Setup of job 4128:
## a_filter_reference_32x11
module a_filter_reference_32x11(
    input [31:0] x_in,
    input clk,
    input [5:0] reset,
    output [31:0] y_out);
Size: roughly 8600 cells after synthesis, roughly 540 flip-flops, roughly 63000 sq um of cells after synthesis.
Settings: LEC_CHECK=0, ABC_AREA=1, CAP_MARGIN=30, CORE_ASPECT_RATIO=0.83, CORE_MARGIN=2, CORE_UTILIZATION=71, CTS_CLUSTER_SIZE=37, GPL_ROUTABILITY_DRIVEN=1, GPL_TIMING_DRIVEN=1, MAX_ROUTING_LAYER=met4, PLACE_DENSITY_LB_ADDON=0.1, SETUP_SLACK_MARGIN=2.25, SLEW_MARGIN=20; clock period 7.57 ns.
run.sh (not shown) runs the stock make flow with config.mk's settings and CLKGATE_MAP_FILE=.
Job 4128: it failed during 5_1_grt, and the tool reported GRT-0232.
Setup changes, job 4128 to job 7033
Settings: PLACE_DENSITY_LB_ADDON no longer set, was 0.1; ABC_AREA no longer set, was 1; SETUP_SLACK_MARGIN now -0.16, was 2.25.
Results
- Summary of the comparison: number of rows created at floorplan is lower in job 7033, relative to job 4128.
- The post-CTS setup buffer count in job 7033 sits 108 below the value recorded for job 4128.
- Job 7033 had finished all stages when the layout checks came back failing, citing setup timing.
- Job 4128 failed in 5_1_grt with GRT-0232.
- For the cell count listed in synth_stat.txt, job 7033 came in 2234 lower than job 4128 did.
- Going from job 4128 to job 7033, die size shrank by more than 10%.
- Post-cts gate resize count, job 4128 and job 7033: lower on job 7033
Here is what was changed in the inputs of job 9156 compared with job 7033.
Settings: MAX_ROUTING_LAYER no longer set, was met4; CTS_CLUSTER_SIZE no longer set, was 37; the clock period (ns, I/O delays scaled along) now 3.57, was 7.57.
Findings:
Job 9156 is listed as incomplete: the tool reported an error in 4_1_cts and the run ended there.
Re share of the core filled by cells before placement: no difference whatsoever between job 9156 and job 7033.
From job 7033 to job 9156, number of I/O port buffers did not move at all.
Delta (job 9156 minus job 7033): number of placed instances, taps included now larger, total die size comparable, share of async-settable or async-resettable flops after synthesis now sits at about the same level, summed instance area of the synthesized netlist held steady.
Higher worst-case setup slack after placement goes to job 7033 over job 9156.
Area of the core delta (job 7033 -> job 9156): insignificant
Job 7033 has lower total half-perimeter wirelength after legalization and detailed placement than job 9156.
Input changes introduced in job 1022 (baseline for comparison: job 9156):
Settings: CORE_ASPECT_RATIO: 0.83 -> unset; CAP_MARGIN: 30 -> 20; CORE_UTILIZATION: 71 -> 59; GPL_TIMING_DRIVEN: 1 -> unset; GPL_ROUTABILITY_DRIVEN: 1 -> unset; SETUP_SLACK_MARGIN: -0.16 -> unset; the clock period (ns, I/O delays scaled along): 3.57 -> 4.37.
Findings:
Job 1022: flow complete, layout not clean; failing: setup timing
Die area (lower): job 9156
Job 1022 against job 9156: share of async-settable or async-resettable flops after synthesis neither gained nor lost much; die extent in y now larger; placement row count increased 19; final estimated routing congestion in global placement went down.
Re count of library flops with an enable pin: no difference whatsoever between job 1022 and job 9156.
Die boundary width essentially unchanged between job 9156 and job 1022.

Setup of run A:
Starting RTL as in the previous note.
make LEC_CHECK=0 CAP_MARGIN=20 CELL_PAD_IN_SITES_DETAIL_PLACEMENT=1 CELL_PAD_IN_SITES_GLOBAL_PLACEMENT=2 CORE_MARGIN=2 CORE_UTILIZATION=40 CTS_CLUSTER_DIAMETER=33 MIN_ROUTING_LAYER=met2 SLEW_MARGIN=30 finish   # period 9.0 ns
Edits applied to the flow inputs when going from run A to run B:
- removing CELL_PAD_IN_SITES_DETAIL_PLACEMENT (formerly 1)
- removing CELL_PAD_IN_SITES_GLOBAL_PLACEMENT (formerly 2)
- changing CORE_UTILIZATION from 40 to 28
- changing SLEW_MARGIN from 30 to 20
- removing CTS_CLUSTER_DIAMETER (formerly 33)
- removing MIN_ROUTING_LAYER (formerly met2)
- changing the clock period (ns, I/O delays scaled along) from 9.0 to 8.86
[summary]
Run B: amount of wire on met2 after detailed routing is 31 mm lower than what run A reported. For run B, the topmost layer with routed signal wires was met4, unlike run A, where it was met5. Changes observed in run B relative to run A: clock buffer and inverter area fraction after layout fell by 4.9 points; synthesized cell count stayed essentially flat. [compare] base=run A new=run B: cell depth of the worst setup path +1, clock skew -0.0030 ns, sequential cell area share +0.60 points, die area +0.060 mm2.
Here is what was changed in the inputs of run C compared with run B.
- a change of CORE_UTILIZATION from 28 to 72
- an added PLACE_DENSITY of 0.67
- an added MAX_ROUTING_LAYER of met4
- a change of the clock period (ns, I/O delays scaled along) from 8.86 to 7.46
## What came out
- Run C finished all stages; layout check result: FAIL, due to setup timing.
- Relative to run B, combined area of the multi-input logic cells has gone up in run C.
- Taking run B as the reference point, the post-cts repair resize count of run C rises by 170.
- The final routed wire length divided by cell count in run C was higher than what run B gave.
- Total number of vias (run B / run C): 0.912
- Between run C and run B, it is run C whose number of standard cells in the layout, taps in and fillers out is lower, by 1365.
- Run C against run B; number of filler cells placed in the layout is down by more than half.
